run A:
==> flow/design.v <==
`timescale 1ns / 1ps
module LED_flow(
  input      i_clk,                     
  input      i_rst_n,                   
  input      pause,                     
  output reg [6:0] keyboard_val,        
  output reg [7:0] keyboard             
 );
reg [1:0] cnt2;                         
reg [3:0] flag;                         
reg [23:0] flag_time;                   
reg key_clk_sec;                        
reg key_clk_sec_d;
reg [1:0] cnt;                          
reg key_clk_d;
wire key_clk  = cnt[1];                 
wire sec_tick = key_clk_sec & ~key_clk_sec_d;
wire scan_tick = key_clk & ~key_clk_d;
always @ (posedge i_clk)
   begin
     if (i_rst_n) begin
         cnt <= 2'd0;
         cnt2 <= 2'd0;
         key_clk_sec <= 1'b0;
         key_clk_sec_d <= 1'b0;
         key_clk_d <= 1'b0;
     end else begin
         cnt <= cnt + 1'b1;
         cnt2 <= (cnt2 + 1'b1) % 2'd3;
         if(cnt2 < 2'd1)
             key_clk_sec <= 1'b1;
         else
             key_clk_sec <= 1'b0;
         key_clk_sec_d <= key_clk_sec;
         key_clk_d <= key_clk;
     end
   end
always @ (posedge i_clk)
  begin
    if (i_rst_n)
        flag_time <= 24'b0;
    else if(sec_tick && !pause)
        flag_time <= (flag_time + 1'b1) % 24'd8640000;
  end
always @ (posedge i_clk)
  if (i_rst_n) begin
    flag <= 4'd0;
    keyboard <= 8'b1111_1111;
    keyboard_val <= 7'b1111111;
  end else if (scan_tick)
  begin
    flag <= (flag + 1'b1) % 4'd8;
    case(flag)
       4'h0:begin
                keyboard <= 8'b0111_1111;    
                case((flag_time / 19'd360000) / 4'd10)
                4'd0:keyboard_val <= 7'b0000001;
                4'd1:keyboard_val <= 7'b1001111;
                4'd2:keyboard_val <= 7'b0010010;
                4'd3:keyboard_val <= 7'b0000110;
                4'd4:keyboard_val <= 7'b1001100;
                4'd5:keyboard_val <= 7'b0100100;
                4'd6:keyboard_val <= 7'b0100000;
                4'd7:keyboard_val <= 7'b0001111;
                4'd8:keyboard_val <= 7'b0000000;
                4'd9:keyboard_val <= 7'b0001100;
                endcase
            end
       4'h1:begin
                keyboard <= 8'b1011_1111;    
                case((flag_time / 19'd360000) % 4'd10)
                4'd0:keyboard_val <= 7'b0000001;
                4'd1:keyboard_val <= 7'b1001111;
                4'd2:keyboard_val <= 7'b0010010;
                4'd3:keyboard_val <= 7'b0000110;
                4'd4:keyboard_val <= 7'b1001100;
                4'd5:keyboard_val <= 7'b0100100;
                4'd6:keyboard_val <= 7'b0100000;
                4'd7:keyboard_val <= 7'b0001111;
                4'd8:keyboard_val <= 7'b0000000;
                4'd9:keyboard_val <= 7'b0001100;
                endcase
            end
       4'h2:begin
                keyboard <= 8'b1101_1111;    
                case(((flag_time / 13'd6000) % 6'd60) / 4'd10)
                4'd0:keyboard_val <= 7'b0000001;
                4'd1:keyboard_val <= 7'b1001111;
                4'd2:keyboard_val <= 7'b0010010;
                4'd3:keyboard_val <= 7'b0000110;
                4'd4:keyboard_val <= 7'b1001100;
                4'd5:keyboard_val <= 7'b0100100;
                4'd6:keyboard_val <= 7'b0100000;
                4'd7:keyboard_val <= 7'b0001111;
                4'd8:keyboard_val <= 7'b0000000;
                4'd9:keyboard_val <= 7'b0001100;
                endcase
            end
       4'h3:begin
                keyboard <= 8'b1110_1111;    
                case(((flag_time / 13'd6000) % 6'd60) % 4'd10)
                4'd0:keyboard_val <= 7'b0000001;
                4'd1:keyboard_val <= 7'b1001111;
                4'd2:keyboard_val <= 7'b0010010;
                4'd3:keyboard_val <= 7'b0000110;
                4'd4:keyboard_val <= 7'b1001100;
                4'd5:keyboard_val <= 7'b0100100;
                4'd6:keyboard_val <= 7'b0100000;
                4'd7:keyboard_val <= 7'b0001111;
                4'd8:keyboard_val <= 7'b0000000;
                4'd9:keyboard_val <= 7'b0001100;
                endcase
            end
       4'h4:begin
                keyboard <= 8'b1111_0111;    
                case(((flag_time / 7'd100) % 6'd60) / 4'd10)
                4'd0:keyboard_val <= 7'b0000001;
                4'd1:keyboard_val <= 7'b1001111;
                4'd2:keyboard_val <= 7'b0010010;
                4'd3:keyboard_val <= 7'b0000110;
                4'd4:keyboard_val <= 7'b1001100;
                4'd5:keyboard_val <= 7'b0100100;
                4'd6:keyboard_val <= 7'b0100000;
                4'd7:keyboard_val <= 7'b0001111;
                4'd8:keyboard_val <= 7'b0000000;
                4'd9:keyboard_val <= 7'b0001100;
                endcase
            end
       4'h5:begin
                keyboard <= 8'b1111_1011;    
                case(((flag_time / 7'd100) % 6'd60) % 4'd10)
                4'd0:keyboard_val <= 7'b0000001;
                4'd1:keyboard_val <= 7'b1001111;
                4'd2:keyboard_val <= 7'b0010010;
                4'd3:keyboard_val <= 7'b0000110;
                4'd4:keyboard_val <= 7'b1001100;
                4'd5:keyboard_val <= 7'b0100100;
                4'd6:keyboard_val <= 7'b0100000;
                4'd7:keyboard_val <= 7'b0001111;
                4'd8:keyboard_val <= 7'b0000000;
                4'd9:keyboard_val <= 7'b0001100;
                endcase
            end
       4'h6:begin
                keyboard <= 8'b1111_1101;    
                case((flag_time % 7'd100)/4'd10)
                4'd0:keyboard_val <= 7'b0000001;
                4'd1:keyboard_val <= 7'b1001111;
                4'd2:keyboard_val <= 7'b0010010;
                4'd3:keyboard_val <= 7'b0000110;
                4'd4:keyboard_val <= 7'b1001100;
                4'd5:keyboard_val <= 7'b0100100;
                4'd6:keyboard_val <= 7'b0100000;
                4'd7:keyboard_val <= 7'b0001111;
                4'd8:keyboard_val <= 7'b0000000;
                4'd9:keyboard_val <= 7'b0001100;
                endcase
            end
       4'h7:begin
                keyboard <= 8'b1111_1110;    
                case(flag_time % 4'd10)
                4'd0:keyboard_val <= 7'b0000001;
                4'd1:keyboard_val <= 7'b1001111;
                4'd2:keyboard_val <= 7'b0010010;
                4'd3:keyboard_val <= 7'b0000110;
                4'd4:keyboard_val <= 7'b1001100;
                4'd5:keyboard_val <= 7'b0100100;
                4'd6:keyboard_val <= 7'b0100000;
                4'd7:keyboard_val <= 7'b0001111;
                4'd8:keyboard_val <= 7'b0000000;
                4'd9:keyboard_val <= 7'b0001100;
                endcase
            end
    endcase
  end
endmodule
Settings: LEC_CHECK=0, ABC_AREA=1, CAP_MARGIN=20, CELL_PAD_IN_SITES_GLOBAL_PLACEMENT=2, CORE_ASPECT_RATIO=1.96, CORE_MARGIN=2, CORE_UTILIZATION=33, CTS_CLUSTER_DIAMETER=252, CTS_CLUSTER_SIZE=98, PLACE_DENSITY=0.93, SLEW_MARGIN=20, TNS_END_PERCENT=100; clock period 25.0 ns.
run.sh (not shown) runs the stock make flow with config.mk's settings and CLKGATE_MAP_FILE=.
Run A -> stages 100% | layout checks FAIL | setup timing
Changes in run B relative to run A:
Settings: CTS_CLUSTER_DIAMETER removed (was 252); CTS_CLUSTER_SIZE removed (was 98); TNS_END_PERCENT removed (was 100); CELL_PAD_IN_SITES_GLOBAL_PLACEMENT removed (was 2); CORE_ASPECT_RATIO removed (was 1.96); PLACE_DENSITY changed from 0.93 to 0.6; CORE_UTILIZATION changed from 33 to 51; the clock period (ns, I/O delays scaled along) changed from 25.0 to 18.9.
==> results <==
- Per the comparison of run B with run A, multi-input combinational area share up 2.0 points.
- To summarise run B: no stage aborted, but the layout did not pass its checks, failing on setup timing.
- Changes observed in run B relative to run A: first-pass GRT wire length went down, area of the multi-input gates went down.
Modified inputs, run C compared to run B
Settings: CORE_UTILIZATION now 70, was 51; the clock period (ns, I/O delays scaled along) now 11.6, was 18.9.
Run C: it failed during detailed placement (3_5_place_dp), and the tool reported DPL-0038. Site row count came out lower on run C than on run B. Comparing run B with run C, the adder-cell share of the synthesized area came out essentially unchanged. Comparing run C against run B, there is no change at all in synthesis area per yosys. As far as synthesized instance count goes, run B and run C are indistinguishable; the numbers are identical. Run B -> run C: share of async-settable or async-resettable flops after synthesis delta 0, exact match. Run B has lower starting density of the core than run C. From run B to run C, area fraction in and, or, nand and nor cells after synthesis did not move at all. Relative to run B, area inside the core boundary decreased by about 27% in run C. Run C gives less die area than run B did. Run C: width of the chip lower than run B.
[inputs] run D vs run C
Settings: SETUP_SLACK_MARGIN newly set to 3.9; PLACE_DENSITY removed (was 0.6); ABC_AREA removed (was 1); CORE_UTILIZATION changed from 70 to 56; the clock period (ns, I/O delays scaled along) changed from 11.6 to 13.5.
==> results <==
Run D had finished all stages when the layout checks came back failing, citing setup timing.
Relative to run C, core area increased by 8700 um^2 in run D.
Per the comparison of run D with run C, synthesized area per cell rose about 17%, synthesized cell count saw a decrease, standard-cell row count picked up an extra 8, initial core utilization went down 14 points.
From run C to run D the numbers moved as follows: total die size climbed 24%; die extent in x climbed 22 um; area fraction in and, or, nand and nor cells dropped 31 points; share of synthesized cell area in full adder, half adder and majority cells climbed 1.3 points.
Going from run C to run D, summed instance area of the synthesized netlist shrinks by 0.62%.


## v6
RTL: the design.v shown in full above, as it stands there.
clock: 19.7 ns
lec_check: 0
cap_margin: 20
core_margin: 2
core_utilization: 65
hold_slack_margin: -0.07
setup_slack_margin: 0.44
slew_margin: 20
tns_end_percent: 5
Complete run, failing final checks: v6, reason negative setup slack.
The following lists how v7 was set up differently from v6:
Settings: SETUP_SLACK_MARGIN: 0.44 -> unset; CORE_UTILIZATION: 65 -> 64; HOLD_SLACK_MARGIN: -0.07 -> unset; PLACE_DENSITY: unset -> 0.6; TNS_END_PERCENT: 5 -> unset; the clock period (ns, I/O delays scaled along): 19.7 -> 36.1.
--- outcome ---
- Diff v7..v6 | clock network contribution to total cell area | negligible
- v7 closes out successfully: all stages finished, all timing, DRC and antenna checks passed.
- When v7 is set beside v6, its y dimension of the die turns out to be 1.5 microns larger.
- [compare] base=v6 new=v7: post-route DRC violation count flat, placer's final routability congestion estimate lower.
- v7 against v6; maximum frequency is down by more than a quarter.
